==> run a: inputs <==
Design recon_top_level, start of the top module:
module recon_top_level#(parameter WIDTH = 15)( 
input [WIDTH:0] Xo, Zo , Yo,
input clk,
input ext_reset,
input [1:0] sel,
output [WIDTH:0] mac_out,
output [WIDTH:0] f,
input af_en,
output complete
);
wire [WIDTH:0] z, coshz, sinhz;
wire reset3;
Neuron #(WIDTH)inneuron(Xo,Yo,Zo,clk,ext_reset, sinhz,coshz,z,reset3,complete,mac_out,af_en);
wire sign_z=z[WIDTH];
wire [WIDTH:0]relu ;
assign relu=sign_z?0:z;
wire [WIDTH:0] ez, ez_1;
add_sub #(WIDTH) adder1(coshz, sinhz, sel[0], ez);
add_sub #(WIDTH) adder2(ez, 16'b0000010000000000, sel[0], ez_1);
wire [WIDTH:0] w2,w3;
wire [WIDTH:0] divisor , dividend;
mux  #(WIDTH)m1(ez, coshz, sel[0], w2);
mux #(WIDTH) m2(ez_1, sinhz, sel[0], w3);
wire [WIDTH:0] div_out;
assign divisor =  {w3[15], (w3[14:0]>>2) };
assign dividend = {w2[15], (w2[14:0]>>2) };
wire [WIDTH:0] X_divout,Y_divout;
recon #(WIDTH) r_div(
 clk,reset3,1'b0,1'b1,
divisor, dividend ,16'b0,
 X_divout , Y_divout , div_out
);
assign f=sel[1]?(sel[0]?mac_out:relu):div_out;  
endmodule
Settings: LEC_CHECK=0, ABC_AREA=0, CAP_MARGIN=20, CELL_PAD_IN_SITES_DETAIL_PLACEMENT=2, CORE_ASPECT_RATIO=1.14, CORE_MARGIN=7, CORE_UTILIZATION=71, CTS_CLUSTER_DIAMETER=291, GPL_ROUTABILITY_DRIVEN=0, MIN_ROUTING_LAYER=met2, SETUP_SLACK_MARGIN=1.63, SLEW_MARGIN=40, TNS_END_PERCENT=80; clock period 12.9 ns.
run.sh (not shown) runs the stock make flow with config.mk's settings and CLKGATE_MAP_FILE=.
==> run b (differences from run a) <==
ABC_AREA = 1   (was 0)
CELL_PAD_IN_SITES_DETAIL_PLACEMENT = unset   (was 2)
CORE_ASPECT_RATIO = unset   (was 1.14)
CORE_MARGIN = 6   (was 7)
CORE_UTILIZATION = 59   (was 71)
CTS_CLUSTER_DIAMETER = 246   (was 291)
CTS_CLUSTER_SIZE = 95   (was unset)
MIN_ROUTING_LAYER = met1   (was met2)
PLACE_DENSITY_LB_ADDON = 0.14   (was unset)
TNS_END_PERCENT = 35   (was 80)
==> summary of the runs <==
- Run b completed with no timing, DRC or antenna violations. Run a died in detailed placement.
- Synthesized cell count: run b is higher than run a (about 15%).
- Between run b and run a, the lower die size is in run a (gap about 12%, measured against run a).
- Between run b and run a, the lower synthesized area is in run b (gap 3.7%, measured against run a).

========
==> 02-14 <==
==> flow/design.v <==
`timescale 1ns / 1ps
module add_sub #(parameter WIDTH = 15)(
input signed [WIDTH:0] a,b,
input sel, 
output signed [WIDTH:0] out
);
wire [WIDTH+1:0] sum;
assign sum = sel?a-b:a+b;
assign out = {sum[WIDTH+1],sum[WIDTH-1:0]};
endmodule
`timescale 1ns / 1ps
module mux #(parameter WIDTH = 15)(
input [WIDTH:0] a,b,
input sel,
output [WIDTH:0]out
);
assign out = sel?b:a;
endmodule
`timescale 1ns / 1ps
module shifter#(parameter WIDTH = 15)(
input signed [WIDTH:0] a,
output signed [WIDTH:0] b,
input m , 
input [3:0] i
);
assign b = m? (a)>>>i :((i!=0)?(a)>>>(i-1):a);
endmodule
`timescale 1ns / 1ps
module rom#(parameter WIDTH = 15)(
input clk,
input sel ,
input [3:0] i,
output [WIDTH:0] rom_out
    );
 reg [WIDTH:0] rom_mem [0:19] ;
 initial begin
 rom_mem[0] =  16'b0000010000000000;
 rom_mem[1] =  16'b0000001000000000;
 rom_mem[2] =  16'b0000000100000000;
 rom_mem[3] =  16'b0000000010000000;
 rom_mem[4] =  16'b0000000001000000;
 rom_mem[5] =  16'b0000000000100000;
 rom_mem[6] =  16'b0000000000010000;
 rom_mem[7] =  16'b0000000000001000;
 rom_mem[8] =  16'b0000000000000100;
 rom_mem[9] =  16'b0000000000000010;
 rom_mem[10] =  16'b0000001000110010;
 rom_mem[11] =  16'b0000000100000110;
 rom_mem[12] =  16'b0000000010000001;
 rom_mem[13] =  16'b0000000001000000;
 rom_mem[14] =  16'b0000000000100000;
 rom_mem[15] =  16'b0000000000010000;
 rom_mem[16] =  16'b0000000000001000;
 rom_mem[17] =  16'b0000000000000100;
 rom_mem[18] =  16'b0000000000000010;
 rom_mem[19] =  16'b0000000000000001;
 end   
 assign rom_out = sel?rom_mem[i+9]:rom_mem[i-1];
endmodule
`timescale 1ns / 1ps
module recon_controlpath(
input clk,reset,
output reg selmx,selmy,selmz,
output reg [3:0]  i
);
reg start;
always @ (posedge clk) begin
    if(reset) begin 
        i <= 0;
        selmx <= 0;
        selmy <= 0;
        selmz <= 0; 
        start <= 1;
    end
    else if(start) begin
        if(i!=0) begin
        selmx <= 1;
        selmy <= 1;
        selmz <= 1; 
        end
        if(i != 10) begin
         i <= i+1;
        end
        else if (i==10) begin
            start <= 0;
            i <= 0;
            selmx <= 0;
            selmy <= 0;
            selmz <= 0; 
        end
    end
end
endmodule
`timescale 1ns / 1ps
module recon_datapath#(parameter WIDTH = 15)(
input clk,
input m,div,
input [WIDTH:0] Xo,Yo,Zo ,
input selmx,selmy,selmz,
output reg [WIDTH:0] Xout,Yout, Zout,
input [WIDTH:0] z_rom,
input [3:0] i
);
wire [WIDTH:0] x_mux, y_mux , z_mux;
wire [WIDTH:0] x_asout, y_asout , z_asout; 
wire [WIDTH:0] x_fout;
mux m_x(Xo , Xout , selmx , x_mux);
mux m_y(Yo , Yout , selmy , y_mux);
mux m_z(Zo , Zout , selmz , z_mux);
reg [WIDTH:0] Xi , Yi , Zi;
wire di = div?(~y_mux[15]):z_mux[15];
always @ (posedge clk) begin 
if(i!=0) begin
    Xout <= x_fout;
    Yout <= y_asout;
    Zout <= z_asout;
end
end
wire [WIDTH:0] x_sft, y_sft; 
shifter shftx(x_mux ,x_sft ,m, i);
shifter shfty(y_mux ,y_sft,m, i);
add_sub X_as(x_mux , y_sft ,di, x_asout);
add_sub Y_as(y_mux , x_sft ,di, y_asout);
add_sub Z_as(z_mux , z_rom ,~(di), z_asout);
mux m_xout(x_mux, x_asout , m , x_fout);
endmodule
`timescale 1ns / 1ps
module recon#(parameter WIDTH = 15)(
input clk,reset,m,div,
input [WIDTH:0] Xo, Yo ,Zo,
output [WIDTH:0] Xout , Yout , Zout,
output [3:0] i
);
wire selmx,selmy,selmz;
wire [WIDTH:0] rom_out ;
recon_datapath dt(clk,m,div,Xo,Yo,Zo,selmx, selmy,selmz,Xout, Yout, Zout ,rom_out, i);
recon_controlpath ct(clk,reset,selmx,selmy,selmz,i);
rom rm(clk,m,i,rom_out);
endmodule
`timescale 1ns / 1ps
module latch#(parameter WIDTH=15)(
input [WIDTH:0] Xout,Yout,Zout,
input [3:0] i,
input clk,reset,
output reg [WIDTH:0] X_H,Y_H,Z_H,
input af_en);
always@(posedge clk) begin
    if(reset) begin
        X_H<=16'b0;
        Y_H<=16'b0;
        Z_H<=16'b0;
    end
    else if(i==10&af_en)begin
        X_H<=16'b0000010011010100;
        Y_H<=16'b0;
        Z_H<=Yout;
    end
end
endmodule
`timescale 1ns / 1ps
module ResetLogic#(parameter WIDTH=15 )(
input ext_reset,
input clk,
output reg reset1,reset2,reset3,complete
);
reg [5:0] counter;
always@(posedge clk)begin
    if(ext_reset) begin
        reset1<=1;
        reset2<=1;
        reset3 <=1;
        complete <= 0;
        counter<=0;
    end
    else if(counter==0)begin
        counter<=counter+1;
        reset1<=0;
    end
    else if(counter==11) begin
        reset2<=0;
        counter <= counter + 1;
    end
    else if (counter == 22) begin 
        reset3 <= 0;
        counter <= counter + 1;
    end
    else if(counter ==33) begin
        complete <= 1;
    end
    else if(counter <34) begin 
        counter <= counter + 1;
    end
end
endmodule
`timescale 1ns / 1ps
module Neuron#(parameter WIDTH=15)(
input [WIDTH:0] Xo,Yo,Zo,
input clk,reset,
output [WIDTH:0] Sin_H,Cos_H,Z, 
output reset3,complete,
output [WIDTH:0] Yout,
input af_en
);
wire reset1,reset2;
wire zz;
assign Z=Yout;
wire[WIDTH:0] Xout,Zout;
wire [3:0] i1,i2;
wire [WIDTH:0] X_H,Y_H,Z_H;
reg [3:0] i1_d;
ResetLogic RL(reset,clk,reset1,reset2,reset3,complete);
recon linear(clk,reset1,1'b0,1'b0,Xo, Yo ,Zo,Xout , Yout , Zout, i1);
always @(posedge clk) i1_d <= i1;
latch l1(Xout,Yout,Zout, i1_d,clk,reset1,X_H,Y_H,Z_H,af_en);
recon hyperbolic(clk,reset2,1'b1,1'b0,X_H,Y_H,Z_H,Cos_H,Sin_H,zz,i2);
endmodule
`timescale 1ns / 1ps
module recon_top_level#(parameter WIDTH = 15)( 
input [WIDTH:0] Xo, Zo , Yo,
input clk,
input ext_reset,
input [1:0] sel,
output [WIDTH:0] mac_out,
output [WIDTH:0] f,
input af_en,
output complete
);
wire [WIDTH:0] z, coshz, sinhz;
wire reset3;
Neuron #(WIDTH)inneuron(Xo,Yo,Zo,clk,ext_reset, sinhz,coshz,z,reset3,complete,mac_out,af_en);
wire sign_z=z[WIDTH];
wire [WIDTH:0]relu ;
assign relu=sign_z?0:z;
wire [WIDTH:0] ez, ez_1;
add_sub #(WIDTH) adder1(coshz, sinhz, sel[0], ez);
add_sub #(WIDTH) adder2(ez, 16'b0000010000000000, sel[0], ez_1);
wire [WIDTH:0] w2,w3;
wire [WIDTH:0] divisor , dividend;
mux  #(WIDTH)m1(ez, coshz, sel[0], w2);
mux #(WIDTH) m2(ez_1, sinhz, sel[0], w3);
wire [WIDTH:0] div_out;
assign divisor =  {w3[15], (w3[14:0]>>2) };
assign dividend = {w2[15], (w2[14:0]>>2) };
wire [WIDTH:0] X_divout,Y_divout;
recon #(WIDTH) r_div(
 clk,reset3,1'b0,1'b1,
divisor, dividend ,16'b0,
 X_divout , Y_divout , div_out
);
assign f=sel[1]?(sel[0]?mac_out:relu):div_out;  
endmodule
==> flow/run.sh <==
#!/bin/bash
# the make line also repeats each setting of config.mk as NAME=value (left out here)
make -C /OpenROAD-flow-scripts/flow DESIGN_CONFIG=/design/flow/config.mk WORK_HOME=/design/flow/orfs CLKGATE_MAP_FILE= finish
==> flow/config.mk <==
export PLATFORM = sky130hd
export DESIGN_NAME = recon_top_level
export DESIGN_NICKNAME = recon_top_level
export VERILOG_FILES = /design/flow/design.v
export SDC_FILE = /design/flow/constraint.sdc
export NUM_CORES = 4
export LEC_CHECK = 0
export ABC_AREA = 0
export CAP_MARGIN = 20
export CELL_PAD_IN_SITES_DETAIL_PLACEMENT = 2
export CORE_ASPECT_RATIO = 1.14
export CORE_MARGIN = 6
export CORE_UTILIZATION = 71
export CTS_CLUSTER_DIAMETER = 291
export GPL_ROUTABILITY_DRIVEN = 0
export GPL_TIMING_DRIVEN = 0
export MIN_ROUTING_LAYER = met2
export PLACE_DENSITY_LB_ADDON = 0.17
export SETUP_SLACK_MARGIN = 1.63
export SLEW_MARGIN = 35
export TNS_END_PERCENT = 80
==> flow/constraint.sdc <==
create_clock -name core_clock -period 12.9 [get_ports {clk}]
set_input_delay 2.5800 -clock core_clock [delete_from_list [all_inputs] [get_ports {clk}]]
set_output_delay 2.5800 -clock core_clock [all_outputs]
set_load 0.01 [all_outputs]
==> inputs of 10-08, as changes to 02-14 <==
==> flow/config.mk (replaced) <==
export PLATFORM = sky130hd
export DESIGN_NAME = recon_top_level
export DESIGN_NICKNAME = recon_top_level
export VERILOG_FILES = /design/flow/design.v
export SDC_FILE = /design/flow/constraint.sdc
export NUM_CORES = 4
export LEC_CHECK = 0
export ABC_AREA = 1
export CAP_MARGIN = 20
export CORE_MARGIN = 6
export CORE_UTILIZATION = 46
export CTS_CLUSTER_DIAMETER = 246
export CTS_CLUSTER_SIZE = 100
export GPL_ROUTABILITY_DRIVEN = 0
export MIN_ROUTING_LAYER = met1
export PLACE_DENSITY = 0.79
export SETUP_SLACK_MARGIN = 3.63
export SLEW_MARGIN = 40
export TNS_END_PERCENT = 35
==> inputs of 02-25, as changes to 02-14 <==
==> flow/config.mk (replaced) <==
export PLATFORM = sky130hd
export DESIGN_NAME = recon_top_level
export DESIGN_NICKNAME = recon_top_level
export VERILOG_FILES = /design/flow/design.v
export SDC_FILE = /design/flow/constraint.sdc
export NUM_CORES = 4
export LEC_CHECK = 0
export ABC_AREA = 1
export CAP_MARGIN = 20
export CORE_MARGIN = 6
export CORE_UTILIZATION = 61
export CTS_CLUSTER_DIAMETER = 246
export CTS_CLUSTER_SIZE = 100
export GPL_ROUTABILITY_DRIVEN = 0
export MIN_ROUTING_LAYER = met1
export PLACE_DENSITY_LB_ADDON = 0.28
export SETUP_SLACK_MARGIN = 1.63
export SLEW_MARGIN = 40
export TNS_END_PERCENT = 35
==> notes <==
- 02-14 died in detailed placement (DPL-0033). 10-08 completed without violations. 02-25 produced a clean layout.
- Between 10-08 and 02-25, the lower utilization is in 10-08 (gap 16 points).
- Combinational power: 10-08 is smaller than 02-25 (about 1%).
- First-iteration DRC count: 02-25 is higher than 10-08 (about 19%).
- Between 02-25 and 10-08, the lower design area is in 02-25 (gap about 1.6%, measured against 10-08).
- Against 10-08, the die size of 02-25 is smaller by 23%.
- Between 02-25 and 10-08, the lower clock power is in 02-25 (gap 4.0%, measured against 10-08).
==> figures <==
Flop Count: 10-08 199; 02-25 199; 02-14 -
Number of buffers on the longest clock path: 10-08 2; 02-25 2; 02-14 -
End point of the critical path: 10-08 r_div.dt.Yout[15]$_DFFE_PN_; 02-25 r_div.dt.Yout[15]$_DFFE_PN_; 02-14 -
Simple-gate share of the synthesized area: 10-08 0.274; 02-25 0.274; 02-14 0.177
Ant diodes: 10-08 0; 02-25 0; 02-14 -
Sequential-to-total area share from yosys stat: 10-08 0.279; 02-25 0.279; 02-14 0.268
Core utilization at floorplan: 10-08 0.472; 02-25 0.628; 02-14 0.727
Outcome: 10-08 finished clean; 02-25 finished clean; 02-14 aborted with a tool error
Failing step: 10-08 -; 02-25 -; 02-14 detailed placement
Startpoint type of the worst setup path: 10-08 primary input; 02-25 primary input; 02-14 -
Dpl cell area: 10-08 20700 um2; 02-25 20500 um2; 02-14 -
Place WS: 10-08 2800 ps; 02-25 2950 ps; 02-14 -
Final area over synthesized area: 10-08 1.099x; 02-25 1.082x; 02-14 -
Clock buffer cells: 10-08 18; 02-25 19; 02-14 -
CTS hold repair buffers: 10-08 0; 02-25 0; 02-14 -
Power figures rest on the tool's default switching activity, not on a simulated workload.
